[design.v]
module apb_dut (
  input  wire        PSEL,
  input  wire        PENABLE,
  input  wire [31:0] PADDR,
  input  wire        PWRITE,
  input  wire [31:0] PWDATA,
  input  wire        PCLK,
  input  wire        PRESET,
  output reg  [31:0] PRDATA,
  output reg         PREADY,
  output reg         PSLVERR
);
  parameter IDLE   = 2'b00;
  parameter SETUP  = 2'b01;
  parameter ACCESS = 2'b10;
  reg [1:0] ps, ns;  
  reg [31:0] mem [31:0];  
  reg        mem_we;      
  always @(posedge PCLK) begin
    if (PRESET) begin
      ps <= IDLE;
    end else begin
      ps <= ns;
    end
  end
  always @(posedge PCLK) begin
    if (mem_we) begin
      mem[PADDR[4:0]] <= PWDATA;
    end
  end
  always @(*) begin
    ns      = ps;
    PREADY  = 1'b0;  
    PSLVERR = 1'b0;  
    mem_we  = 1'b0;
    PRDATA  = mem[PADDR[4:0]];
    case (ps)
      IDLE: begin
        if (PSEL == 1'b1 && PENABLE == 1'b0) begin
          ns = SETUP;
        end else begin
          ns = IDLE;
        end
      end
      SETUP: begin
        if (PSEL == 1'b1 && PENABLE == 1'b1) begin
          ns     = ACCESS;
          PREADY = 1'b1;  
          if (PADDR >= 32) begin  
            PSLVERR = 1'b1;
          end else begin
            if (PWRITE) begin
              mem_we = 1'b1;
            end
          end
        end else if (PSEL == 1'b1 && PENABLE == 1'b0) begin
          ns = SETUP;
        end else begin
          ns = IDLE;
        end
      end
      ACCESS: begin
        PREADY = 1'b1;  
        if (PADDR >= 32) begin
          PSLVERR = 1'b1;
        end
        if (PSEL == 1'b1 && PENABLE == 1'b0) begin
          ns = SETUP;
        end else if (PSEL == 1'b0 && PENABLE == 1'b0) begin
          ns = IDLE;
        end else begin
          ns = IDLE;
        end
      end
      default: ns = IDLE;
    endcase
  end
endmodule
[run.sh]
#!/bin/bash
# the make line also repeats each setting of config.mk as NAME=value (left out here)
make -C /OpenROAD-flow-scripts/flow DESIGN_CONFIG=/design/flow/config.mk WORK_HOME=/design/flow/orfs CLKGATE_MAP_FILE= finish
[config.mk]
export PLATFORM = sky130hd
export DESIGN_NAME = apb_dut
export DESIGN_NICKNAME = apb_dut
export VERILOG_FILES = /design/flow/design.v
export SDC_FILE = /design/flow/constraint.sdc
export NUM_CORES = 4
export LEC_CHECK = 0
export CAP_MARGIN = 20
export CORE_MARGIN = 2
export CORE_UTILIZATION = 40
export SLEW_MARGIN = 20
[constraint.sdc]
create_clock -name core_clock -period 6.82 [get_ports {PCLK}]
set_input_delay 1.3640 -clock core_clock [delete_from_list [all_inputs] [get_ports {PCLK}]]
set_output_delay 1.3640 -clock core_clock [all_outputs]
set_load 0.01 [all_outputs]
==> run summary, run 1 <==
Synthesis and place-and-route results.

- The flow ran to the end and the layout has no timing, DRC or antenna violations.
- Per the hold report, the tightest min-delay path originates at ps[2].
- The initial antenna violation count is 15.
- Including well taps, the total number of placed cells is 3462.
- From synthesis to final layout, the design area changed by 16.43%.
- Per the detail_route report, DRC violations left total 0.
- The number of inserted filler cells in the final layout is 7955.
- The number of logic stages on the critical path including buffering is 8.
- The cell with the most instances on the worst path is sky130_fd_sc_hd__clkdlybuf4s50_1.
- At the worst endpoint, the required time is 5.46 ns.
- Pins over their slew limit in the final report were tallied at 0.
- Per the post-run analysis, buffers plus inverters along the critical path come to 4.
- The worst hold-check slack is 0.5217 ns.
- For the worst reg-to-reg path, the endpoint reported by OpenROAD is mem[29][0].
- The worst clock skew on the final layout is 0.03165 ns.
- The post-layout period usage of the worst path is 94.18%.
- The final timing report counts setup violations totalling 0.
- The region available for standard cell placement spans 96850 sq um.
- Looking at the max-slew report, the worst-margin pin has a slew of 1.096 ns.
- The total routing resource utilization after global routing is 21.23%.
- The kind of end point of the critical path is an output pin.
- The top-area cell type share of the netlist area is 78.46%.
- The global route stage reports its total congestion overflow as 0.
- The clock tree from TritonCTS is done.
- Counting every net in the synthesized netlist gives 2168.
- The share of total power dissipated in the clock network is 42.0%.
- STA shows the worst min-delay path finishing at ps[1].
- The critical path is of the primary input to output pin type.
- On the reported timing paths, the clock transition at the registers reads 0.06 ns.
- Summing the sequential cell areas from Yosys gives 78.56% of the chip area.
- Per the log, the first TritonRoute iteration ended with a DRC count of 2553.
- By area, the combinational part of the netlist is dominated by multiplexers.
- The maximum operating frequency is 155.7 MHz.
- Per report_power, the sequential group accounts for 53.5% of the total.
- The area of the die is 100500 sq um.
- Yosys stat counts 2099 cells in the synthesized netlist.
- The worst register-to-register path has a depth of 4.
- The largest part of the power goes to sequential cells.
- STA classifies the critical path startpoint as a primary input.
- The synthesized design contains 1024 enable-type register cells.
- The number of hold buffers added after CTS was 0.
- According to the floorplan log, the row count is 114.
- The fraction of power spent switching nets is 20.82%.
- The cell chosen for the clock root is sky130_fd_sc_hd__clkbuf_16.
- For the final routed database, the setup TNS stands at 0 ns.
- The first-pass GRT wire length is 151400 microns.
- The highest supply drop recorded on VDD is 0.0001831 V.
- The commonest cells after synthesis are 1024 x sky130_fd_sc_hd__edfxtp_1, 512 x sky130_fd_sc_hd__mux2i_1, 256 x sky130_fd_sc_hd__o22ai_1.
- The post-layout minimum cycle time is 6.423 ns.
- The combinational power reported by the tool is 0.000585 W.
- The largest individual stage delay along the critical path comes from the cell sky130_fd_sc_hd__clkdlybuf4s50_1.
- At the end of routability-driven placement, the weighted congestion stood at 0.7918.
- The worst-case max-slew headroom was logged as 26.68%.
- Once the clock tree was built, the setup fixing pass inserted 0 buffers.
- Once detail routing completed, the nets flagged for antenna violations numbered 0.
- The post-synthesis sequential element count is 1026.
- For this design, the sink count on the clock tree is 1026.
- The highest net fanout along the worst path is 18.
- The total CTS buffers is 99.
- The net count of the finished layout is 2356.
- Per the placement log, port buffering inserted 102 buffers.
- The clock passes through at most 3 buffers.
- In the synthesized netlist, mux cells make up 13.08% of the area.
- Among cell families on the critical path, the largest total delay comes from buffers and inverters.
- The switching component of the power was reported as 0.002697 W.
- The area of the mapped netlist is 39190 sq um.
- The worst hold path was traced through 2 stages.
- Among all flip-flop cells after synthesis, the most frequent one is sky130_fd_sc_hd__edfxtp_1.
- Summed over all instances, the cell type with the most area after synthesis is sky130_fd_sc_hd__edfxtp_1.
- The destination of the critical timing path is PRDATA[6].
- The number of cells upsized or downsized after cts is 0.
- The placement-stage cell area is 42480 sq um.
- The overall power consumption is 0.01295 W.
- The total count of hold-check failures in the final report is 0.
- Entering global routing, the biggest net connects 76 pins.
- The detail-routed net length per standard cell is 29.32 microns.
- The clock network power consumption is 0.00543 W.
- In the synthesized netlist, the number of instances is 2099.
- The detailed router reported a total wirelength of 107100 microns.
- The slack of the worst reg-to-reg path is 3.93 ns.
- The data arrival time reported for the critical path is 5.06 ns.
- The finished layout holds 3651 standard cells, fillers aside.
- Setup repair after global routing left no endpoint under its margin.
- The sequential-cell power consumption is 0.00693 W.
- The first-pass detailed-route iteration total is 6.
- The die is 317.0 microns wide.
- The total vias in the final route is 21.09k.
- The and-or/or-and share of the synthesized area is 4.105%.
- For the completed layout, the total cell area is recorded as 45630 sq um.
- The stage delay of the slowest cell on the critical path is 0.92 ns.
- The proportion of power drawn by combinational gates is 4.5%.
- As reported, the later end of the worst-skew pair has a clock insertion delay of 0.68 ns.
- The signal on the critical path passes through clkdlybuf4s50_1 > buf_4 > or4b_2 > buf_12 > o22ai_1 > nor4_1 > nand2_1 > clkdlybuf4s50_1.
- The post-synthesis share of cell area spent on xor and xnor gates is 0%.
- Once the floorplan was initialized, standard cells occupied 40.47% of the core.
- Per the synthesis report, the number of distinct cell types is 27.
- The tally of max-capacitance violations is 0.
- The H-tree was split into 3 levels.
- The yosys synthesis chip area is 39190 sq um.
- The placed wire-length estimate after detailed placement is 61240 microns.
- 103 I/O pins were placed.
- The logs give a warning total of 27.
- The average cell area after synthesis is 18.67 sq um.
- The start of the worst register-to-register path is ps[2].
- For this run, asynchronously set or reset flops after synthesis account for 0%.
- The fraction of the mapped netlist area in simple logic gates is 2.701%.
- The leakage power in the latest report is 15.68 nW.
- Summing the areas of all fa, ha and maj instances in the mapped netlist gives 0% of the synthesized area.
- The cell with the most instances after synthesis is sky130_fd_sc_hd__edfxtp_1.
- Dividing total power by cell area gives a power density of 283.9 nW/um^2.
- The path category of the worst min-delay check is register to register.
- In the routed layout, each cell is associated on average with a via count of 5.775.
- The total of warnings raised by yosys is 1.
- The internal power of the cells totals 0.01026 W.
- The main area contributors are sky130_fd_sc_hd__edfxtp_1 78%, sky130_fd_sc_hd__mux2i_1 13%, sky130_fd_sc_hd__o22ai_1 4.1%.
- Tracing the worst setup path back leads to its startpoint at PADDR[2].
- The via count of the first global-routing pass came to 20.83k.
- The height of the die is 317.0 microns.
[layer usage]
metal  up-vias  share of wire, %  GRT usage, %
li1       8984                 -             -
met1     11020                42         30.18
met2       912                47         33.67
met3       159               9.4         4.461
met4        10               2.0         4.899
met5         -             0.064             0
[cell type report]
type | count | area, sq um | area share, %
diodes | 4 | 10.01 | 0.02194
clock buffers | 112 | 2569 | 5.629
clock inverters | 73 | 671.9 | 1.472
inverters | 1 | 3.754 | 0.008226
multi-input cells | 940 | 8068 | 17.68
flip-flops and latches | 1026 | 30790 | 67.47
well taps | 1276 | 1597 | 3.499
repair buffers | 219 | 1924 | 4.217
[stage by stage]
step	setup WS [ns]	utilization (%)
after floorplan	1.611	-
after global placement	0.7170	43.87
after detailed placement	0.5614	43.87
after CTS	0.5292	47.21
after global routing	0.3464	47.11
final	0.3973	47.12
==> run 2: changes to the inputs <==
- CORE_UTILIZATION: 40 -> 66
- clock period: 6.82 -> 2.33 ns (I/O delays scaled with it)
==> run summary, run 2 <==
Synthesis and place-and-route results.

- In this design, the largest share of critical-path delay is due to buffers and inverters.
- The critical path's slowest stage uses the library cell sky130_fd_sc_hd__nor4_1.
- The worst setup path is launched from a primary input.
- The synthesized net count is 2168.
- The met3 routing resource usage after global routing is 11.27%.
- The run finished, with violations left.
- The relative slew slack is 65.40%.
- Counting along the longest clock path gives a buffer depth of 3.
- The number of logic stages on the critical path including buffering is 11.
- The detailed router finished its first iteration with 4492 violations.
- STA classifies the critical path endpoint as an output pin.
- The register clock-pin slew on the reported worst setup and hold paths is 0.06 ns.
- Global routing finished with a remaining overflow of 0.
- The post-synthesis share of cell area spent on xor and xnor gates is 0%.
- The stage delay of the slowest cell on the critical path is 0.46 ns.
- The tally of max-capacitance violations is 0.
- By count the netlist is led by 1024 x sky130_fd_sc_hd__edfxtp_1, 512 x sky130_fd_sc_hd__mux2i_1, 256 x sky130_fd_sc_hd__o22ai_1.
- The cell chosen for the clock root is sky130_fd_sc_hd__clkbuf_16.
- Looking at the power breakdown, the clock network takes 39.7% of the total.
- The synthesized design spends more area on one cell type than any other, namely sky130_fd_sc_hd__edfxtp_1.
- Synthesis handed over a netlist of 2099 instances.
- The area of the mapped netlist is 39190 sq um.
- Buffers placed on the I/O ports in this run total 102.
- The total CTS buffers is 97.
- The destination of the critical timing path is PRDATA[19].
- The final tally of max-slew violations is 0.
- The post-layout period usage of the worst path is 126.6%.
- For the worst setup path, the data arrival time is 2.48 ns.
- The sequential-cell power consumption is 0.0203 W.
- The source of the critical timing path is PADDR[1].
- The standard-cell row count is 89.
- The finished design was reported to have a net count of 2818.
- The met2 usage is 66.75%.
- The total of warnings raised by yosys is 1.
- The number of sinks on the clock net is 1026.
- The die is 247.7 microns tall.
- The initial utilization of the core area, before any placement, comes to 66.53%.
- Counting instances, the worst hold path has a depth of 2.
- Once placement finished, the instance area stood at 44620 sq um.
- The run did not pass the layout checks because of setup timing.
- The area of the die is 61350 sq um.
- The placed wire-length estimate after detailed placement is 61470 microns.
- Measured on the finished design, the core utilization comes to 92.66%.
- Combinational logic burns 7.8% of the power.
- The start of the worst register-to-register path is ps[2].
- The number of buffers and inverters on the critical path is 7.
- The detail-routed net length per standard cell is 40.90 microns.
- For reference, compound AND-OR and OR-AND cells occupy 4.105% of the area reported after synthesis.
- Nets still carrying antenna violations after routing amount to 0.
- Global routing consumed, over all layers together, 42.82% of the routing resources.
- The portion of netlist area occupied by mux cells is 13.08%.
- The initial antenna violation count was 5.
- The category of the most critical setup path is primary input to output pin.
- The number of cells on the worst reg-to-reg path is 7.
- The data required time of the worst path is 1.86 ns.
- The region available for standard cell placement spans 58910 sq um.
- The maximum operating frequency is 339.1 MHz.
- The boundary pin count is 103.
- Total power normalized to cell area comes to 707.6 nW/um^2.
- In this run, distinct cell masters in the synthesized netlist total 27.
- The worst-case hold path end point is ps[2].
- The fraction of the mapped netlist area in simple logic gates is 2.701%.
- The group drawing the most power is sequential cells.
- The endpoint of the worst-slack reg-to-reg timing path is mem[3][26].
- For reference, the top cells by area after synthesis are sky130_fd_sc_hd__edfxtp_1 78%, sky130_fd_sc_hd__mux2i_1 13%, sky130_fd_sc_hd__o22ai_1 4.1%.
- The first-pass GRT wire length is 180400 microns.
- On the final layout, the worst clock skew is 0.05517 ns.
- The total vias in the final route is 26.65k.
- The via count of the first global-routing pass is 25.12k.
- Per the Yosys statistics, synthesis produced 2099 cells.
- The transition time recorded at the tightest slew-check pin is 0.5089 ns.
- In the routed layout, each cell is associated on average with a via count of 7.395.
- After routing the design area is 54580 sq um.
- The number of enable flip-flop cells is 1024.
- The busiest layer in global routing is met2.
- The clock network power consumption is 0.0153 W.
- The cell-mix breakdown from Yosys lists the adder-cell area share as 0%.
- Looking at the power breakdown, sequential logic takes 52.5% of the total.
- The leakage dissipation is 19.62 nW.
- The path category of the worst min-delay check is primary input to register.
- Entering global routing, the biggest net connects 33 pins.
- The power attributed to combinational cells is 0.00302 W.
- For this run, the chip area from Yosys synthesis comes to 39190 sq um.
- The most used flip-flop cell after synthesis is sky130_fd_sc_hd__edfxtp_1.
- The final weighted congestion in routability-driven placement is 0.8291.
- After layout, the worst setup slack is -0.6192 ns.
- TritonCTS built the clock tree.
- Setup repair after global routing could not meet its margin everywhere.
- The area fraction of the largest cell type after synthesis is 78.46%.
- Along the worst path, the maximum fanout reaches 7.
- The switching power of the nets is 0.008792 W.
- According to the report, the first pass of detailed routing completed in 5 iterations.
- The startpoint of the worst hold path is PSEL.
- The clock latency on the worst-skew pair is 0.70 ns.
- Endpoints failing hold in the final report were tallied at 0.
- The post-detailed-routing wire length is 147300 microns.
- The cell with the most instances on the worst path is sky130_fd_sc_hd__buf_6.
- The area growth from synthesis to layout is 39.26%.
- Listed in order, past its start point the critical path passes buf_16 > buf_6 > buf_6 > buf_16 > buf_12 > mux2i_1 > o22ai_1 > nor4_1 > buf_4 > nand2_4 > buf_6.
- Per the breakdown, switching nets consume 22.77% of all power.
- The post-layout minimum cycle time is 2.949 ns.
- The async set-reset flop share out of synthesis is 0%.
- The cell with the most instances after synthesis is sky130_fd_sc_hd__edfxtp_1.
- Internal power comes to 0.02983 W.
- The clock tree synthesis step divided the H-tree into 3 levels.
- The met1 routing resource usage after global routing is 54.13%.
- The post-synthesis sequential element count is 1026.
- The final count of negative-setup-slack endpoints is 331.
- The sequential cell area fraction in the yosys report is 78.56%.
- In the final timing run, aggregate negative setup slack is -23.38 ns.
- Setup slack on the worst reg-to-reg path comes out at -0.06 ns.
- The average cell area after synthesis is 18.67 sq um.
- The stage-log warning count is 32.
- The largest family of logic cells by area is multiplexers.
- The worst-case vdd ir drop is 0.0009644 V.
- The routed layout reports a DRC error count of 0.
- The overall die width is 247.7 microns.
-- run 2: area by class of cell --
type	instances	area, sq um
clock buffer	119	2552
timing repair buffer	683	8970
inverter	1	3.754
multi-input combinational	940	10900
fill	1572	4327
sequential	1026	30790
tap	773	967.2
clock inverter	59	390.4
antenna	2	5.005
-- run 2: through the flow --
stage | cells | worst slack [ns] | power (W) | hold WS [ns]
floorplan | 2099 | -0.5460 | 0.02154 | 0.4570
global placement | 3159 | -1.410 | 0.02265 | 0.5586
detailed placement | 3159 | -1.442 | 0.02270 | 0.5702
CTS | 3548 | -0.2478 | 0.03758 | 0.1355
global route | 3601 | -0.6464 | 0.03921 | 0.1508
finish | 3603 | -0.6192 | 0.03862 | 0.1394
-- run 2: timing repair --
item	in CTS	in global routing
cloned	50	7
endpoints found under the hold margin	0	0
gates resized	683	306
buffers inserted	173	67
setup endpoints to repair	673	761
pin swaps	149	116
hold buffers	0	0
-- run 2: routing by layer --
layer / part of all wire, % / vias to the layer above
li1: - / 9945
met1: 30 / 13040
met2: 45 / 2847
met3: 16 / 810
met4: 9.2 / 4
met5: 0.017 / -
==> run 3: changes to the inputs <==
- ABC_AREA: not set -> 1
- CELL_PAD_IN_SITES_DETAIL_PLACEMENT: not set -> 1
- CORE_MARGIN: 2 -> 3
- CORE_UTILIZATION: 66 -> 16
- CTS_CLUSTER_SIZE: not set -> 76
- GPL_TIMING_DRIVEN: not set -> 0
- MIN_ROUTING_LAYER: not set -> met2
- PLACE_DENSITY_LB_ADDON: not set -> 0.03
- SETUP_SLACK_MARGIN: not set -> 0.28
- TNS_END_PERCENT: not set -> 25
- clock period: 2.33 -> 3.11 ns (I/O delays scaled with it)
==> run summary, run 3 <==
Synthesis and place-and-route results.

- In the Yosys report, the sequential cells make up 72.34% of the chip area.
- The commonest cells after synthesis are 2730 x sky130_fd_sc_hd__nand2_1, 1024 x sky130_fd_sc_hd__edfxtp_1, 117 x sky130_fd_sc_hd__nor2_1.
- The internal power consumption is 0.02529 W.
- The detail-routed via count per cell is 4.900.
- The final antenna-violating net count is 0.
- The number of enable flip-flop cells is 1024.
- The number of buffers and inverters on the critical path is 6.
- The standard-cell row count is 188.
- The type of element launching the critical path is a primary input.
- Across the routed clock network, the largest skew measured is 0.02353 ns.
- The pre-placement core utilization is 16.16%.
- After detailed routing, the average wire length per cell comes to 25.28 microns.
- The critical path arrival is 2.47 ns.
- The power attributed to combinational cells is 0.00303 W.
- The worst register-to-register path has a setup slack of 0.49 ns.
- The number of sinks on the clock net is 1026.
- In the power breakdown, the biggest contributor is clock.
- The power density over the cells is 586.1 nW/um^2.
- The capture point of the worst register-to-register path is recorded as mem[14][16].
- TritonCTS built the clock tree.
- The pre-CTS setup check shows a worst slack of -2.878 ns.
- The initial antenna violation count was 0.
- The cell at the slowest stage of the critical path is sky130_fd_sc_hd__nor2_4.
- The maximum operating frequency is 323.6 MHz.
- Hold timing on the final database bottoms out at a slack of 0.07783 ns.
- The cell chosen for the clock root is sky130_fd_sc_hd__clkbuf_16.
- STA classifies the critical path endpoint as an output pin.
- OpenSTA lists the critical path startpoint as PADDR[0].
- The fraction of the mapped netlist area in simple logic gates is 25.47%.
- In this run, the clock network consumes 46.7% of the power.
- The and-or/or-and share of the synthesized area is 0.01176%.
- The worst-case hold path end point is mem[5][31].
- Summing over every cut layer, the via total after detailed routing is 39.90k.
- Once synthesis finished, the tally of register bits stood at 1026.
- The relative slew slack is 50.90%.
- Sequential cells burn 44.4% of the power.
- For reference, full adder, half adder and majority cells occupy 0% of the area reported after synthesis.
- The number of buffers inserted for hold repair after clock tree synthesis is 0.
- The worst path meets setup with 0.02014 ns of slack.
- The number of warnings reported in the stage logs is 31.
- The total of warnings raised by yosys is 1.
- After floorplanning, the core was sized to cover 263500 sq um.
- The average cell area after synthesis is 10.38 sq um.
- The flow reports power dissipated in the clock network as 0.0160 W.
- The launch point of the worst min-delay path is recorded as PWDATA[31].
- The depth of the most critical reg-to-reg path is 5.
- Setup repair after global routing could not meet its margin everywhere.
- The cell with the most instances after synthesis is sky130_fd_sc_hd__nand2_1.
- The first detailed-routing pass took 7 iterations.
- The yosys synthesis chip area is 42560 sq um.
- Per the detail_route report, DRC violations left total 0.
- The cell type with the largest total area is sky130_fd_sc_hd__edfxtp_1.
- The critical path maximum fanout is 6.
- The via count of the first global-routing pass is 46.96k.
- Checking hold timing, the worst path is listed with class primary input to register.
- The capture point of the critical path was reported as PRDATA[12].
- The boundary pin count is 103.
- The tally of max-capacitance violations is 0.
- Pins over their slew limit in the final report were tallied at 0.
- The fraction of power spent switching nets is 26.10%.
- The area growth from synthesis to layout is 37.15%.
- Data on the critical path is required at its endpoint by 2.49 ns.
- The skew report gives the latency at the later pin of the worst-skew pair as 0.79 ns.
- The placement summary gives the final routability congestion estimate as 0.7755.
- The aggregate negative setup slack is 0 ns.
- In the synthesized netlist the async set-or-reset flop fraction comes to 0%.
- Hold-check failures listed in the final report amount to 0.
- The buffer levels on the longest clock path is 3.
- Overall routing resource usage recorded by global route was 22.59%.
- The final count of negative-setup-slack endpoints is 0.
- The worst-case vdd ir drop is 0.0005773 V.
- For reference, the most critical setup path is categorized as primary input to output pin.
- After synthesis, the design contains 4100 cells according to Yosys.
- The synthesized net count is 4169.
- The synthesis run shows multiplexers occupying 0% of the cell area.
- The most used flip-flop cell after synthesis is sky130_fd_sc_hd__edfxtp_1.
- In this run, the combinational gates consume 8.9% of the power.
- The first global-routing pass estimated 278200 microns of wire.
- Counting instances, the worst hold path has a depth of 1.
- The top-area cell type share of the netlist area is 72.25%.
- The analysis attributes to net switching a power of 0.008928 W.
- Per the TritonCTS log, the buffer count is 143.
- The final layout contains routed wiring with a total length of 205800 microns.
- The area of the mapped netlist is 42560 sq um.
- The buffer_ports step reported a buffer count of 101.
- The kind of cell with the highest combined delay along the critical path is buffers and inverters.
- The height of the die is 521.8 microns.
- Per the log, the first TritonRoute iteration ended with a DRC count of 3761.
- After the last flow step, the layout net total stands at 4573.
- According to the floorplan report, the die width is 521.8 microns.
- The flow ran to the end and the layout has no timing, DRC or antenna violations.
- The sequential-cell power consumption is 0.0152 W.
- The largest net degree at the start of global routing is 33.
- Post-route period utilization is reported as 99.35%.
- The longest incremental delay of any stage on the critical path is reported as 0.34 ns.
- The worst path needs 3.090 ns of the cycle, external delays included.
- Summed over all layers, the global routing overflow is 0.
- The largest family of logic cells by area is simple AND/OR/NAND/NOR gates.
- The post-synthesis share of cell area spent on xor and xnor gates is 0%.
- The cell sequence reported for the critical path is buf_16 > buf_16 > buf_12 > buf_16 > buf_16 > nand2_4 > nand2_2 > nand2_2 > nand2_2 > nand2_2 > nand2_4 > nor2_4 > nand2_4 > buf_6.
- The instance count of the mapped netlist is 4100.
- Clock-pin slew was measured on the worst setup and hold paths at 0.06 ns.
- The area of the die is 272200 sq um.
- The leakage dissipation is 22.93 nW.
- The placed wire-length estimate after detailed placement is 140000 microns.
- For reference, the top cells by area after synthesis are sky130_fd_sc_hd__edfxtp_1 72%, sky130_fd_sc_hd__nand2_1 24%, sky130_fd_sc_hd__nor2_1 1.0%.
- Looking at the clock tree report, the H-tree level count equals 4.
- The transition time at the pin with the least slew margin is 0.7348 ns.
- STA lists the startpoint of the worst register-to-register path as ps[2].
- All stages included, the depth of the critical timing path comes to 14.
- The count of cell types in the netlist is 16.
run 3: stage by stage:
step           cell area, sq um  util, %  std cells  total power, W
2_1_floorplan             42560        -       4100         0.01637
3_3_place_gp              47970    18.21       7716         0.01793
3_5_place_dp              50070    19.01       7808         0.01799
4_1_cts                   57480    21.82       8104         0.03459
5_1_grt                   58320    22.14       8122         0.03557
6_report                  58370    22.16       8142         0.03421
run 3: per-layer routing:
| layer | global-route usage, % | vias up | share of wire, % |
|---|---|---|---|
| li1 | - | 14100 | - |
| met1 | - | 14100 | 0 |
| met2 | 24.86 | 11210 | 49 |
| met3 | 33.58 | 451 | 46 |
| met4 | 3.129 | 31 | 3.2 |
| met5 | 6.932 | - | 1.1 |
run 3: area by class of cell:
| cell class | instances | area, sq um |
|---|---|---|
| clock buffer | 191 | 3886 |
| timing repair buffer | 259 | 3934 |
| multi-input combinational | 2863 | 12390 |
| tap | 3515 | 4398 |
| timing repair inverter | 1 | 11.26 |
| fill | 29630 | 205100 |
| inverter | 17 | 85.08 |
| buffer | 193 | 2425 |
| sequential | 1026 | 30790 |
| clock inverter | 57 | 404.1 |
| antenna | 20 | 50.05 |
run 3: repair_timing:
| item | CTS | global route |
|---|---|---|
| resized | 899 | 189 |
| pin swaps | 81 | 112 |
| buffers inserted | 38 | 15 |
| cloned | 11 | 3 |
| endpoints found under the setup margin | 1057 | 461 |
==> run 4: changes to the inputs <==
- ABC_AREA: 1 -> 0
- CAP_MARGIN: 20 -> 35
- CELL_PAD_IN_SITES_DETAIL_PLACEMENT: 1 -> not set
- CORE_MARGIN: 3 -> 5
- CORE_UTILIZATION: 16 -> 48
- CTS_CLUSTER_DIAMETER: not set -> 376
- CTS_CLUSTER_SIZE: 76 -> not set
- GPL_ROUTABILITY_DRIVEN: not set -> 1
- GPL_TIMING_DRIVEN: 0 -> not set
- HOLD_SLACK_MARGIN: not set -> 0.24
- MIN_ROUTING_LAYER: met2 -> not set
- PLACE_DENSITY_LB_ADDON: 0.03 -> not set
- SETUP_SLACK_MARGIN: 0.28 -> 0.89
- SLEW_MARGIN: 20 -> 40
- TNS_END_PERCENT: 25 -> not set
- clock period: 3.11 -> 4.2 ns (I/O delays scaled with it)
==> run summary, run 4 <==
Synthesis and place-and-route results.

- The worst setup slack after placement is -0.3098 ns.
- The largest family of logic cells by area is multiplexers.
- The worst register-to-register path has a setup slack of 1.58 ns.
- In this run the number of H-tree levels came out at 3.
- The top-area cell type share of the netlist area is 78.46%.
- The final weighted congestion in routability-driven placement is 0.8040.
- The sequential cell area is 30790 sq um.
- The script parses the final routing iteration and logs DRC violations as 0.
- The number of instances on the worst hold path is 2.
- The group drawing the most power is sequential cells.
- In this run the clock root is driven by a sky130_fd_sc_hd__clkbuf_16.
- Looking at the hold checks, the worst path lands on ps[1].
- The warning tally printed by Yosys for this design is 1.
- In this run, the synthesized area fraction spent on and/or/nand/nor cells is recorded as 2.701%.
- The number of cells reported by Yosys stat comes to 2099.
- For this run, asynchronously set or reset flops after synthesis account for 0%.
- The slowest stage of the critical path is the sky130_fd_sc_hd__or4b_4 cell.
- The instance count of the mapped netlist is 2099.
- For this run, the post-layout net count is 2623.
- The worst setup path is launched from a primary input.
- The dominant delay contributor by cell family on the critical path is buffers and inverters.
- OpenROAD reports that the post-layout worst path occupies 82.39% of the period.
- The relative slew slack is 44.25%.
- The endpoint of the worst-slack reg-to-reg timing path is mem[31][24].
- The register clock-pin slew on the reported worst setup and hold paths is 0.06 ns.
- The stat command in Yosys gives a chip area of 39190 sq um.
- According to the report, the first pass of detailed routing completed in 5 iterations.
- The highest net fanout along the worst path is 6.
- The report lists the cells along the critical path as buf_8 > buf_6 > or4b_4 > buf_12 > buf_12 > buf_6 > o22ai_2 > nor4_2 > nand2_1 > buf_2.
- The total routing resource utilization after global routing is 24.55%.
- The maximum operating frequency is 289.0 MHz.
- OpenSTA lists the critical path endpoint as PRDATA[12].
- The standard-cell row count is 104.
- In this run, post-CTS hold repair placed 0 buffers.
- The critical path in this run is classified as primary input to output pin.
- Per the OpenROAD floorplan log, the height of the die is 295.7 microns.
- The source of the critical timing path is PADDR[0].
- The initial antenna violation count is 6.
- The flow ran to the end and the layout has no timing, DRC or antenna violations.
- The count of cell types in the netlist is 27.
- The floorplan step defined a core boundary enclosing 80810 sq um.
- Summed over the clock group, the power is 0.00897 W.
- For the worst flop-to-flop path, the logic depth is 5.
- Wires add up to 111100 microns.
- The post-synthesis share of cell area spent on xor and xnor gates is 0%.
- In this run, synthesis inferred 1024 flip-flops with an integrated enable.
- Along the critical path, the tally of buffer and inverter instances is 6.
- The final tally of max-slew violations is 0.
- The detail-routed via count per cell is 6.024.
- Combinational cells consume a total of 0.00138 W.
- The power density over the cells is 420.8 nW/um^2.
- For the worst min-delay path, the startpoint reported by OpenROAD is ps[2].
- The boundary pin count is 103.
- The transition time at the pin with the least slew margin is 0.8362 ns.
- The worst hold-check slack is 0.5069 ns.
- The and-or/or-and share of the synthesized area is 4.105%.
- After synthesis, the cell types taking the most area are sky130_fd_sc_hd__edfxtp_1 78%, sky130_fd_sc_hd__mux2i_1 13%, sky130_fd_sc_hd__o22ai_1 4.1%.
- The area of the mapped netlist is 39190 sq um.
- The post-layout minimum cycle time is 3.460 ns.
- Net switching is 20.91% of the power.
- The overall power consumption is 0.02162 W.
- The critical path arrival is 2.62 ns.
- The final antenna-violating net count is 0.
- Per the synth log, the flip-flop and latch total comes to 1026.
- The total vias in the final route is 22.26k.
- The total CTS buffers is 101.
- The number of nets handed over by synthesis was 2168.
- The number of sinks on the clock net is 1026.
- The area of the die is 87470 sq um.
- The worst clock skew on the final layout is 0.01496 ns.
- The number of DRC markers in iteration 0 is 2128.
- The sequential cell area fraction in the yosys report is 78.56%.
- The final count of negative-setup-slack endpoints is 0.
- In the final layout, the fill cell count is 5411.
- The wire-length estimate of the detail-placed layout is 60500 microns.
- The portion of netlist area occupied by mux cells is 13.08%.
- Per the timing report, the most critical flop-to-flop path originates at ps[2].
- The adder-cell share of the synthesized area is 0%.
- Clock latency on the worst-skew pair, taken at its later pin, is 0.67 ns.
- The internal portion of the total power is 0.01710 W.
- Summing over the stages, the warning tally comes to 30.
- The portion of total power attributed to the clock network is 41.5%.
- The kind of end point of the critical path is an output pin.
- The most used flip-flop cell after synthesis is sky130_fd_sc_hd__edfxtp_1.
- The area growth from synthesis to layout is 31.06%.
- Power attributed to sequential cells is 0.0113 W.
- The power report attributes to the sequential group a share of 52.1%.
- After synthesis, the most frequently instantiated cells are 1024 x sky130_fd_sc_hd__edfxtp_1, 512 x sky130_fd_sc_hd__mux2i_1, 256 x sky130_fd_sc_hd__o22ai_1.
- The via count of the first global-routing pass is 22.00k.
- STA puts the critical path data required time at 3.36 ns.
- The combinational cell area excluding buffers and inverters is 10410 sq um.
- The power report puts the net switching power at 0.004520 W.
- TritonRoute output was used to compute an average wire per cell of 30.06 microns.
- Walking the critical path from launch to capture passes 10 cell instances.
- According to the hold report, the worst path is of the register to register type.
- Averaged over all synthesized cells, the footprint is 18.67 sq um.
- The proportion of power drawn by combinational gates is 6.4%.
- The longest clock path from root to sink contains 3 buffers.
- Per the synthesis report, the dominant area consumer among library cells is sky130_fd_sc_hd__edfxtp_1.
- The remaining global-route overflow is 0.
- The clock tree from TritonCTS is done.
- Setup repair after global routing could not meet its margin everywhere.
- The first-pass GRT wire length is 153600 microns.
- The overall die width is 295.7 microns.
- The worst-case vdd ir drop is 0.0003208 V.
- The total count of hold-check failures in the final report is 0.
- The floorplan step records an initial core utilization of 48.50%.
- The setup slack of the critical path after layout is 0.7395 ns.
- In this run the tool buffered the top-level ports with 102 buffer cells.
- The timing report gives the biggest stage delay along the critical path as 0.64 ns.
- The leakage dissipation is 18.29 nW.
- The cell with the most instances after synthesis is sky130_fd_sc_hd__edfxtp_1.
- The largest net degree at the start of global routing is 45.
- Across the run, the number of max-cap violations was 0.
==> run 4: cell type report <==
type                    instances  area share, %
diodes                          3        0.01462
flip-flops and latches       1026          59.94
clock inverters                59          1.296
clock buffers                 123          5.101
multi-input cells             940          20.26
well taps                    1060          2.582
inverters                       1       0.007308
repair buffers                484          10.80
==> run 4: per-stage QoR <==
| stage | cell area [sq um] | cells | utilization, % | setup TNS (ns) |
|---|---|---|---|---|
| 6_report | 51360 | 3696 | 63.56 | 0 |
| 5_1_grt | 51360 | 3693 | 63.55 | 0 |
| 4_1_cts | 49680 | 3648 | 61.48 | 0 |
| 3_5_place_dp | 43730 | 3362 | 54.12 | -6.221 |
| 3_3_place_gp | 43860 | 3362 | 54.28 | -6.088 |
| 2_1_floorplan | 39300 | 2099 | - | 0 |
==> run 4: timing repair <==
action                                  4_1_cts  5_1_grt
setup buffers                                90       39
endpoints found under the setup margin       32       50
endpoints found under the hold margin         0        0
pin swaps                                    78       79
cloned                                       14        6
gates resized                               436      209
==> run 4: per-layer routing <==
layer | GRT usage (%) | share of wire [%]
met2 | 39.08 | 47
met1 | 34.41 | 41
met5 | 0.8130 | 0.12
met4 | 6.782 | 2.7
met3 | 5.871 | 8.9
==> run 5: changes to the inputs <==
- ABC_AREA: 0 -> 1
- CAP_MARGIN: 35 -> 20
- CORE_MARGIN: 5 -> 2
- CORE_UTILIZATION: 48 -> 72
- CTS_CLUSTER_DIAMETER: 376 -> 379
- CTS_CLUSTER_SIZE: not set -> 22
- GPL_ROUTABILITY_DRIVEN: 1 -> not set
- HOLD_SLACK_MARGIN: 0.24 -> not set
- PLACE_DENSITY_LB_ADDON: not set -> 0.14
- SETUP_SLACK_MARGIN: 0.89 -> not set
- SLEW_MARGIN: 40 -> 20
- clock period: 4.2 -> 2.5 ns (I/O delays scaled with it)
==> run summary, run 5 <==
Synthesis and place-and-route results.

- The violated checks flagged are setup timing.
- OpenROAD reports that the post-layout worst path occupies 104.4% of the period.
- After layout, the worst setup slack is -0.1103 ns.
- Counting the buffers created by CTS gives 52.
- The switching power of the nets is 0.006998 W.
- Summing the areas of all and, or, nand and nor instances in the mapped netlist gives 25.47% of the synthesized area.
- The placement summary gives the final routability congestion estimate as 0.9410.
- The area of the die is 61070 sq um.
- After clock tree synthesis, the flow added hold-fix buffers numbering 0.
- The post-layout minimum cycle time is 2.610 ns.
- For the combinational group, total power comes out at 0.00275 W.
- The critical path arrival is 2.11 ns.
- By area the synthesized netlist is led by sky130_fd_sc_hd__edfxtp_1 72%, sky130_fd_sc_hd__nand2_1 24%, sky130_fd_sc_hd__nor2_1 1.0%.
- The floorplan has 89 rows.
- After the first detailed-routing iteration, the DRC count stood at 5316.
- The largest total area in the synthesized netlist belongs to sky130_fd_sc_hd__edfxtp_1.
- The overall die width is 247.1 microns.
- After global routing the overflow that remains totals 0.
- The number of logic stages on the critical path including buffering is 12.
- The top-area cell type share of the netlist area is 72.25%.
- The first-pass GRT wire length is 192000 microns.
- For this run the detailed placement stage logged an HPWL of 74390 microns.
- The start of the worst register-to-register path is ps[2].
- The total of warnings raised by yosys is 1.
- The largest family of logic cells by area is simple AND/OR/NAND/NOR gates.
- The clock network power consumption is 0.00911 W.
- The synth_stat.txt file lists the number of cells as 4100.
- The count of cell types in the netlist is 16.
- The core area is 58690 sq um.
- The worst-case vdd ir drop is 0.0006788 V.
- The via count of the first global-routing pass is 31.56k.
- The synthesized net count is 4169.
- The first detailed-routing pass took 8 iterations.
- The total vias in the final route is 32.55k.
- Along the worst path, the maximum fanout reaches 10.
- In this run the worst hold path is classified as primary input to register.
- The internal power consumption is 0.02374 W.
- The and-or/or-and share of the synthesized area is 0.01176%.
- The number of cells on the worst hold path is listed as 2.
- The die is 247.1 microns tall.
- The sequential share of power is 61.4%.
- Hold analysis lists the worst path endpoint as ps[1].
- The stage delay of the slowest cell on the critical path is 0.26 ns.
- The portion of netlist area occupied by mux cells is 0%.
- Per report_power, the combinational group accounts for 8.9% of the total.
- The critical path ends at PRDATA[21].
- For this design the top-level I/O count stands at 103.
- The sequential-cell power consumption is 0.0189 W.
- The port buffer count is 102.
- The clock H-tree reported by CTS has 2 levels.
- The stage-log warning count is 30.
- The total routing resource utilization after global routing is 43.77%.
- Yosys reported that registers with async set or reset make up 0%.
- The post-synthesis sequential element count is 1026.
- In this run the clock root is driven by a sky130_fd_sc_hd__clkbuf_16.
- The final layout contains 4470 nets.
- The detail-routed via count per cell is 6.264.
- The group drawing the most power is sequential cells.
- In this run the remaining antenna-violating nets after routing total 0.
- The slack of the worst reg-to-reg path is 0.65 ns.
- The relative slew slack is 71.36%.
- The number of enable flip-flop cells is 1024.
- The portion of total power attributed to the clock network is 29.6%.
- After Yosys synthesis, full adders, half adders and majority gates account for 0% of the synthesized area.
- The worst clock skew on the final layout is 0.02298 ns.
- For reference, the post-synthesis area per instance comes to 10.38 sq um.
- The cell family contributing the most delay on the critical path is buffers and inverters.
- The number of sinks on the clock net is 1026.
- The endpoint identified for the worst register-to-register timing path is mem[23][4].
- The final report gives the standard cell area, fillers excluded, as 50140 sq um.
- The synthesis run shows the most used standard cells to be 2730 x sky130_fd_sc_hd__nand2_1, 1024 x sky130_fd_sc_hd__edfxtp_1, 117 x sky130_fd_sc_hd__nor2_1.
- The post-synthesis share of cell area spent on xor and xnor gates is 0%.
- The run finished, with violations left.
- Per STA, the startpoint of the critical path is PADDR[0].
- Final hold analysis gives a worst-case slack of 0.4216 ns.
- After synthesis the cells add up to 42560 sq um.
- After the flow finishes, the layout carries non-filler instances totaling 5196.
- Counting along the longest clock path gives a buffer depth of 3.
- Entering global routing, the biggest net connects 45 pins.
- The final layout contains routed wiring with a total length of 133100 microns.
- The pre-placement core utilization is 72.52%.
- The placed instances occupy a cell area of 47500 sq um.
- Looking at hold timing, the worst path starts from PRESET.
- The maximum operating frequency is 383.1 MHz.
- The final routed DRC violation total is 0.
- Setup repair after global routing could not meet its margin everywhere.
- The signal on the critical path passes through buf_16 > buf_4 > buf_4 > nand2_1 > nand2_1 > nand2_1 > nand2_1 > nand2_1 > nand2_1 > nor2_4 > nand2_1 > clkdlybuf4s15_2.
- The power report puts the leakage power at 20.93 nW.
- The cell at the slowest stage of the critical path is sky130_fd_sc_hd__buf_4.
- The data required time of the worst path is 2.00 ns.
- The most common cell in the synthesized netlist is sky130_fd_sc_hd__nand2_1.
- The detail-routed net length per standard cell is 25.61 microns.
- The area growth from synthesis to layout is 17.81%.
- The number of instances in the placed design is 5057.
- The clock tree from TritonCTS is done.
- In this run switching power makes up 22.77% of total power.
- The pin closest to its max-slew limit shows a slew of 0.4296 ns.
- The cell that appears most often on the critical path is sky130_fd_sc_hd__nand2_1.
- The timing report gives the clock slew at the launch and capture registers of the worst setup and hold paths as 0.09 ns.
- The total count of hold-check failures in the final report is 0.
- The sequential cell area fraction in the yosys report is 72.34%.
- The depth of the most critical reg-to-reg path is 7.
- In the final report, the number of endpoints failing setup comes to 17.
- STA classifies the critical path endpoint as an output pin.
- The initial antenna violation count is 3.
- In the synthesis report, Yosys lists the chip area as 42560 sq um.
- The instance count of the mapped netlist is 4100.
- The clock latency on the worst-skew pair is 0.66 ns.
- The worst setup path is launched from a primary input.
- Per the final report, max-transition violations number 0.
- The tally of max-capacitance violations is 0.
- For this run, the leading register cell type out of synthesis is sky130_fd_sc_hd__edfxtp_1.
- For this design the ratio of total power to cell area is 613.0 nW/um^2.
- Along the critical path, the tally of buffer and inverter instances is 4.
- By startpoint and endpoint, the worst setup path is classified as primary input to output pin.
run 5: area by class of cell:
cell class,count,area [sq um]
Inverter,17,95.09
Multi-Input combinational cell,2863,11310
Timing Repair Buffer,441,5564
Sequential cell,1026,30790
Fill cell,2691,8546
Tap cell,773,967.2
Clock buffer,74,1405
Clock inverter,1,8.758
Antenna cell,1,2.502
run 5: per-stage QoR:
| step | power (W) | setup TNS (ns) | utilization [%] | setup WS (ns) |
|---|---|---|---|---|
| 3_5_place_dp | 0.02163 | -122.36 | 80.93 | -0.7325 |
| 2_1_floorplan | 0.02037 | -261.16 | - | -0.2844 |
| 3_3_place_gp | 0.02156 | -92.04 | 80.93 | -0.6836 |
| 4_1_cts | 0.03042 | -0.3543 | 85.20 | -0.1452 |
| 6_report | 0.03074 | -0.7200 | 85.44 | -0.1103 |
| 5_1_grt | 0.03134 | -0.9971 | 85.44 | -0.1248 |
run 5: timing repair:
item                                    in CTS  in global routing
setup buffers                               43                  2
cloned                                      18                  3
endpoints found under the setup margin      33                 32
pin swaps                                   20                 17
gates resized                              187                 77
run 5: routing by layer:
metal | vias up | GRT usage, % | share of wire (%)
met3 | 747 | 10.72 | 15
met5 | - | 0 | 0.0098
met4 | 2 | 30.47 | 8.5
met2 | 3014 | 67.66 | 45
met1 | 14960 | 55.06 | 31
li1 | 13830 | - | -
==> run 6: changes to the inputs <==
- ABC_AREA: 1 -> not set
- CELL_PAD_IN_SITES_DETAIL_PLACEMENT: not set -> 0
- CELL_PAD_IN_SITES_GLOBAL_PLACEMENT: not set -> 0
- CORE_ASPECT_RATIO: not set -> 0.64
- CORE_UTILIZATION: 72 -> 67
- CTS_CLUSTER_DIAMETER: 379 -> not set
- CTS_CLUSTER_SIZE: 22 -> 100
- GPL_ROUTABILITY_DRIVEN: not set -> 0
- MAX_ROUTING_LAYER: not set -> met5
- MIN_ROUTING_LAYER: not set -> met1
- PLACE_DENSITY_LB_ADDON: 0.14 -> 0.05
- SETUP_SLACK_MARGIN: not set -> 0.83
- clock period: 2.5 -> 2.87 ns (I/O delays scaled with it)
==> run summary, run 6 <==
Synthesis and place-and-route results.

- The total routing resource utilization after global routing is 42.08%.
- Between the synthesized netlist and the finished layout, the area growth was recorded as 37.67%.
- The async set-reset flop share out of synthesis is 0%.
- The source of the critical timing path is PADDR[1].
- The setup slack of the critical path after layout is -0.9932 ns.
- Per the timing report, the most critical flop-to-flop path originates at ps[2].
- The path category of the worst min-delay check is primary input to register.
- The leakage dissipation is 19.32 nW.
- The portion of total power attributed to the clock network is 40.8%.
- The number of nets handed over by synthesis was 2168.
- The relative slew slack is 21.16%.
- The dominant delay contributor by cell family on the critical path is multiplexers.
- In the synthesized netlist, the cells that appear most often are 1024 x sky130_fd_sc_hd__edfxtp_1, 512 x sky130_fd_sc_hd__mux2i_1, 256 x sky130_fd_sc_hd__o22ai_1.
- The maximum operating frequency is 258.9 MHz.
- The initial antenna violation count is 11.
- The kind of end point of the critical path is an output pin.
- Grouping non-sequential cells by family puts the most area in multiplexers.
- For reference, the top cells by area after synthesis are sky130_fd_sc_hd__edfxtp_1 78%, sky130_fd_sc_hd__mux2i_1 13%, sky130_fd_sc_hd__o22ai_1 4.1%.
- The proportion of power drawn by combinational gates is 8.0%.
- The path with the worst hold slack has its endpoint at ps[2].
- The startpoint of the worst hold path is PENABLE.
- According to the floorplan report, the placeable core area is 57460 sq um.
- Summed over all sequential cells, the power is 0.0165 W.
- The post-detailed-routing wire length is 178400 microns.
- The cell with the most instances on the worst path is sky130_fd_sc_hd__buf_16.
- The buffer levels on the longest clock path is 3.
- The first-pass GRT wire length is 176300 microns.
- Yosys mapped the design onto 27 distinct sky130hd cell types.
- By instance count, the leading cell after synthesis is sky130_fd_sc_hd__edfxtp_1.
- The area taken by multi-input combinational cells is reported as 10880 sq um.
- In this run the critical path is formed by buf_16 > buf_16 > buf_16 > mux2i_1 > o22ai_1 > nor4_1 > nand2_1 > buf_2.
- The share of the core area taken by cells at floorplan is 68.21%.
- The final tally of max-slew violations is 0.
- The floorplan has 70 rows.
- The arrival time of data at the worst endpoint is listed as 3.29 ns.
- The stage delay of the slowest cell on the critical path is 0.94 ns.
- CTS built an H-tree with a depth of 3.
- Of the total synthesized cell area, the portion taken by XOR and XNOR cells is 0%.
- The post-layout instance count excluding filler cells is 3502.
- Per the layout report, the design carries 1370 filler cells.
- The later pin in the worst-skew pair is clocked with a latency of 0.75 ns.
- The depth of the most critical reg-to-reg path is 8.
- The total vias in the final route is 29.30k.
- The total CTS buffers is 88.
- The area of the die is 60500 sq um.
- The data required time of the worst path is 2.30 ns.
- The via count of the first global-routing pass came to 24.55k.
- The number of buffers and inverters on the critical path is 4.
- The top-area cell type share of the netlist area is 78.46%.
- The port buffer count is 102.
- The post-synthesis sequential element count is 1026.
- Per the detail_route report, DRC violations left total 0.
- For this design the total switching power over the nets is 0.007814 W.
- In this run, the number of DRC markers left after iteration 0 of detailed routing was 6647.
- The internal power consumption is 0.02431 W.
- The adder-cell share of the synthesized area is 0%.
- Using the TritonRoute via totals, the vias-per-cell ratio works out to 8.366.
- Once detail routing completed, the nets flagged for antenna violations numbered 0.
- The fraction of power spent switching nets is 24.32%.
- The total of warnings raised by yosys is 1.
- The detail-routed net length per standard cell is 50.94 microns.
- After Yosys synthesis, AND-OR and OR-AND compound gates account for 4.105% of the synthesized area.
- The post-layout period usage of the worst path is 134.6%.
- The portion of netlist area occupied by mux cells is 13.08%.
- Hold-check failures listed in the final report amount to 0.
- The largest part of the power goes to sequential cells.
- The run finished, with violations left.
- The cell at the slowest stage of the critical path is sky130_fd_sc_hd__mux2i_1.
- The category of the most critical setup path is primary input to output pin.
- The timing report gives the worst reg2reg path a setup slack of 0.17 ns.
- The cell type with the largest total area is sky130_fd_sc_hd__edfxtp_1.
- After synthesis the cells add up to 39190 sq um.
- The synthesized design contains 1024 enable-type register cells.
- The design draws 0.03213 W.
- TritonCTS built the clock tree.
- The synthesized netlist was found by Yosys to have 2099 cells.
- The number of instances in the placed design is 3122.
- The synthesis report names the predominant flop master as sky130_fd_sc_hd__edfxtp_1.
- For reference, simple AND, OR, NAND and NOR cells occupy 2.701% of the area reported after synthesis.
- The total number of nets in the final design is 2743.
- The final core utilization is 93.91%.
- The placed wire-length estimate after detailed placement is 62670 microns.
- The number of instances on the worst hold path is 2.
- The highest net fanout along the worst path is 15.
- Per the OpenROAD floorplan log, the width of the die is 306.3 microns.
- After layout, the setup clock skew is reported as 0.04862 ns.
- The power attributed to combinational cells is 0.00256 W.
- The worst hold-check slack is 0.1760 ns.
- The clock network power consumption is 0.0131 W.
- The power report attributes to the sequential group a share of 51.2%.
- The first-pass detailed-route iteration total is 7.
- Sequential elements use 78.56% of the synthesized area.
- The transition time at the pin with the least slew margin is 1.179 ns.
- Setup repair after global routing could not meet its margin everywhere.
- The analysis reports a worst IR drop on VDD of 0.0005450 V.
- The sequential cell area is 30790 sq um.
- The tally of max-capacitance violations is 0.
- The power density over the cells is 595.4 nW/um^2.
- Looking at the worst setup and hold paths, the clock pins of their registers show a slew of 0.07 ns.
- The yosys synthesis chip area is 39190 sq um.
- The type of element launching the critical path is a primary input.
- The layout checks failed on setup timing.
- The height of the die is 197.5 microns.
- The instance count of the mapped netlist is 2099.
- The destination of the critical timing path is PRDATA[29].
- Pin placement for this block handled 103 I/O pins.
- Subtracting the final worst setup slack from the clock period gives 3.863 ns.
- Entering global routing, the biggest net connects 33 pins.
- The critical path crosses 8 cells after its start point.
- The tree built by TritonCTS fans out to 1026 sinks.
- The stage-log warning count is 30.
- Looking at the clock tree report, the root buffer type is sky130_fd_sc_hd__clkbuf_16.
- The remaining global-route overflow is 0.
- The average cell area after synthesis is 18.67 sq um.
- For this run, the final setup violation count is recorded as 96.
- In this run the critical register-to-register path is captured at mem[28][12].
==> run 6: metal layers <==
layer,up-vias,global-route usage (%),routed length [microns]
li1,9767,-,-
met1,13740,58.23,50020
met2,4296,63.13,72200
met3,1466,12.01,35610
met4,30,19.66,19930
met5,-,0,647
==> run 6: repair_timing <==
item / in CTS / in global routing
hold buffers: 0 / 0
buffers inserted: 81 / 71
cloned: 26 / 40
pin swaps: 99 / 88
gates resized: 598 / 296
endpoints found under the setup margin: 1058 / 1058
==> run 6: metrics by stage <==
step	instance area (sq um)	TNS, ns	setup slack, ns
after floorplan	39570	-81.19	-0.1140
after global placement	44520	-284.95	-1.198
after detailed placement	44520	-393.99	-1.170
after CTS	50800	-0.1758	-0.05478
after global routing	53950	-13.05	-0.8273
final	53960	-18.16	-0.9932
==> run 6: cell type report <==
cell class / instances / area share (%)
clock inverters: 48 / 1.041
multi-input cells: 940 / 20.17
clock buffers: 107 / 4.292
diodes: 7 / 0.03247
well taps: 756 / 1.753
flip-flops and latches: 1026 / 57.07
inverters: 1 / 0.006957
repair buffers: 617 / 15.64
==> run 7: changes to the inputs <==
- CAP_MARGIN: 20 -> 30
- CELL_PAD_IN_SITES_DETAIL_PLACEMENT: 0 -> not set
- CELL_PAD_IN_SITES_GLOBAL_PLACEMENT: 0 -> not set
- CORE_ASPECT_RATIO: 0.64 -> 1.28
- CORE_MARGIN: 2 -> 7
- CORE_UTILIZATION: 67 -> 36
- CTS_CLUSTER_SIZE: 100 -> 73
- GPL_ROUTABILITY_DRIVEN: 0 -> 1
- MAX_ROUTING_LAYER: met5 -> met4
- MIN_ROUTING_LAYER: met1 -> not set
- PLACE_DENSITY: not set -> 0.47
- PLACE_DENSITY_LB_ADDON: 0.05 -> not set
- SETUP_SLACK_MARGIN: 0.83 -> 0.78
- SLEW_MARGIN: 20 -> 40
- TNS_END_PERCENT: not set -> 100
- clock period: 2.87 -> 3.2 ns (I/O delays scaled with it)
==> run summary, run 7 <==
Synthesis and place-and-route results.

- The netlist uses 27 different library cells.
- The post-layout period usage of the worst path is 95.34%.
- The post-synth count of flops with an enable pin is 1024.
- The capture point of the worst register-to-register path is recorded as mem[24][27].
- The synthesized netlist was found by Yosys to have 2099 cells.
- The timing report attributes the biggest portion of critical-path delay to buffers and inverters.
- The start of the worst register-to-register path is ps[2].
- The final antenna-violating net count is 0.
- Per Yosys stat, the portion of area used by sequential elements is 78.56%.
- The final tally of max-slew violations is 0.
- In this run, power in flip-flops and latches comes to 0.0148 W.
- The critical path arrival is 2.41 ns.
- The number of maximum-capacitance violations recorded for the run is 0.
- The synthesis stats list as the most numerous cell sky130_fd_sc_hd__edfxtp_1.
- The power density over the cells is 541.8 nW/um^2.
- The worst setup path is of the primary input to output pin kind.
- The cell with the most instances on the worst path is sky130_fd_sc_hd__buf_12.
- The pre-placement core utilization is 36.39%.
- The overall power consumption is 0.02881 W.
- The cell sequence reported for the critical path is buf_12 > buf_16 > or4b_4 > buf_12 > buf_12 > o22ai_4 > nor4_4 > buf_4 > nand2_2 > buf_6.
- The worst-case hold path end point is mem[17][1].
- The synthesis report gives the async set-or-reset register share as 0%.
- The number of nets handed over by synthesis was 2168.
- Checking max transition, the worst relative margin is 63.72%.
- The final timing report derives a shortest allowable period of 3.051 ns.
- Setup repair after global routing could not meet its margin everywhere.
- Measured along the x axis, the die boundary spans 305.6 microns.
- The slack of the worst reg-to-reg path is 0.86 ns.
- The worst setup path is launched from a primary input.
- The placed wire-length estimate after detailed placement is 72300 microns.
- The detail-routed net length per standard cell is 29.98 microns.
- The top cell type by area accounts for 78.46% of the synthesized area.
- According to the floorplan report, the placeable core area is 107700 sq um.
- The stage delay of the slowest cell on the critical path is 0.59 ns.
- The proportion of power drawn by combinational gates is 6.5%.
- The cell type with the largest total area is sky130_fd_sc_hd__edfxtp_1.
- The total overflow left after global routing is 0.
- The first global-routing pass estimated 170900 microns of wire.
- The worst-case vdd ir drop is 0.0004426 V.
- The final weighted congestion in routability-driven placement is 0.7691.
- The clock latency on the worst-skew pair is 0.69 ns.
- The setup slack of the critical path after layout is 0.1492 ns.
- Per the post-run analysis, buffers plus inverters along the critical path come to 6.
- In this run, the clock network consumes 42.2% of the power.
- In this run, power in combinational logic comes to 0.00187 W.
- The number of H-tree levels is 3.
- Data on the critical path is required at its endpoint by 2.56 ns.
- Once layout is complete, the utilization of the core stands at 49.37%.
- The highest net fanout along the worst path is 7.
- The internal power consumption is 0.02275 W.
- The worst setup slack after placement is -0.9075 ns.
- The height of the die is 387.3 microns.
- After floorplanning, the core was divided into 136 placement rows.
- The launch point of the critical path was reported as PADDR[2].
- After detailed routing, the total wire length is 123900 microns.
- The total routing resource utilization after global routing is 20.80%.
- The fraction of power spent switching nets is 21.04%.
- The transition time at the pin with the least slew margin is 0.5443 ns.
- The instance count of the mapped netlist is 2099.
- Counting the warning lines in the Yosys log gives 1.
- Counting cells, the worst reg-to-reg path comes to 7.
- The switching power of the nets is 0.006063 W.
- Summing the areas of all and, or, nand and nor instances in the mapped netlist gives 2.701% of the synthesized area.
- For this run, the detailed router's first-pass iteration total came to 5.
- The sequential share of power is 51.3%.
- The kind of end point of the critical path is an output pin.
- Once synthesis finished, the tally of register bits stood at 1026.
- The yosys synthesis chip area is 39190 sq um.
- The area of the die is 118400 sq um.
- TritonCTS built the clock tree.
- According to the hold report, the worst path is of the primary input to register type.
- In this run, the synthesized area fraction spent on xor and xnor cells is recorded as 0%.
- The report gives the cell count of the worst hold path as 1.
- The total CTS buffers is 101.
- Looking at hold timing, the worst path starts from PWDATA[1].
- The final routed DRC violation total is 0.
- The final hold violation count recorded for this run is 0.
- The area growth from synthesis to layout is 35.68%.
- The initial antenna violation count was 3.
- Warnings raised by the tools during the run amount to 30.
- The root buffer cell chosen for the clock tree is sky130_fd_sc_hd__clkbuf_16.
- The cell area that synthesis handed to floorplanning was 39190 sq um.
- Setup total negative slack on the finished layout was measured at 0 ns.
- The longest clock path from root to sink contains 3 buffers.
- The port buffer count is 102.
- For this run, the leading register cell type out of synthesis is sky130_fd_sc_hd__edfxtp_1.
- The boundary pin count is 103.
- The worst clock skew on the final layout is 0.02381 ns.
- The detail-routed via count per cell is 5.329.
- In the final report, the number of endpoints failing setup comes to 0.
- The commonest cells after synthesis are 1024 x sky130_fd_sc_hd__edfxtp_1, 512 x sky130_fd_sc_hd__mux2i_1, 256 x sky130_fd_sc_hd__o22ai_1.
- By area the synthesized netlist is led by sky130_fd_sc_hd__edfxtp_1 78%, sky130_fd_sc_hd__mux2i_1 13%, sky130_fd_sc_hd__o22ai_1 4.1%.
- Entering global routing, the biggest net connects 33 pins.
- Multiplexer cells account for 13.08% of the synthesized area.
- The synthesized netlist devotes 0% of its cell area to adder and majority cells.
- The and-or/or-and share of the synthesized area is 4.105%.
- The destination of the critical timing path is PRDATA[14].
- The total number of nets in the final design is 2670.
- The antenna diode count is 0.
- The number of logic stages on the critical path including buffering is 10.
- Per the timing report, the achievable frequency comes out to 327.8 MHz.
- Across all layers, the routed design uses 22.02k vias.
- In the power breakdown, the biggest contributor is sequential cells.
- In this run the static leakage power is 18.98 nW.
- The average cell area after synthesis is 18.67 sq um.
- Detailed-route iteration 0 reported a violation count of 1698.
- Per the STA report, the cell with the highest stage delay on the worst path is sky130_fd_sc_hd__or4b_4.
- The flow ran to the end and the layout has no timing, DRC or antenna violations.
- The number of sinks on the clock net is 1026.
- For reference, the top logic cell family by area is multiplexers.
- The clock network consumes a total of 0.0122 W.
- The via count of the first global-routing pass came to 22.90k.
- The register clock-pin slew on the reported worst setup and hold paths is 0.06 ns.
run 7: what timing repair did:
item,CTS,global route
pin swaps,101,62
setup buffers,61,23
hold buffers,0,0
cloned,23,9
endpoints found under the hold margin,0,0
endpoints found under the setup margin,929,1035
gates resized,562,158
run 7: layout make-up:
cell class / instances / area [sq um]
clock buffer: 120 / 2684
sequential: 1026 / 30790
multi-input combinational: 940 / 10290
timing repair buffer: 531 / 6893
tap: 1449 / 1813
clock inverter: 66 / 703.2
fill: 8875 / 54540
inverter: 1 / 3.754
run 7: per-stage QoR:
step	instances	instance area, sq um	hold slack, ns
after floorplan	2099	39570	0.4570
after global placement	3831	45510	0.5083
after detailed placement	3831	45500	0.5172
after CTS	4101	52050	0.3850
after global routing	4133	53180	0.4582
final	4133	53180	0.4512
run 7: layer usage:
metal	part of all wire (%)	GRT usage, %	wire [microns]
met5	0	-	0
met4	3.7	7.474	4594
met1	42	25.83	51500
met2	50	34.66	62030
met3	4.7	3.252	5790
Power and IR drop assume default switching activity.
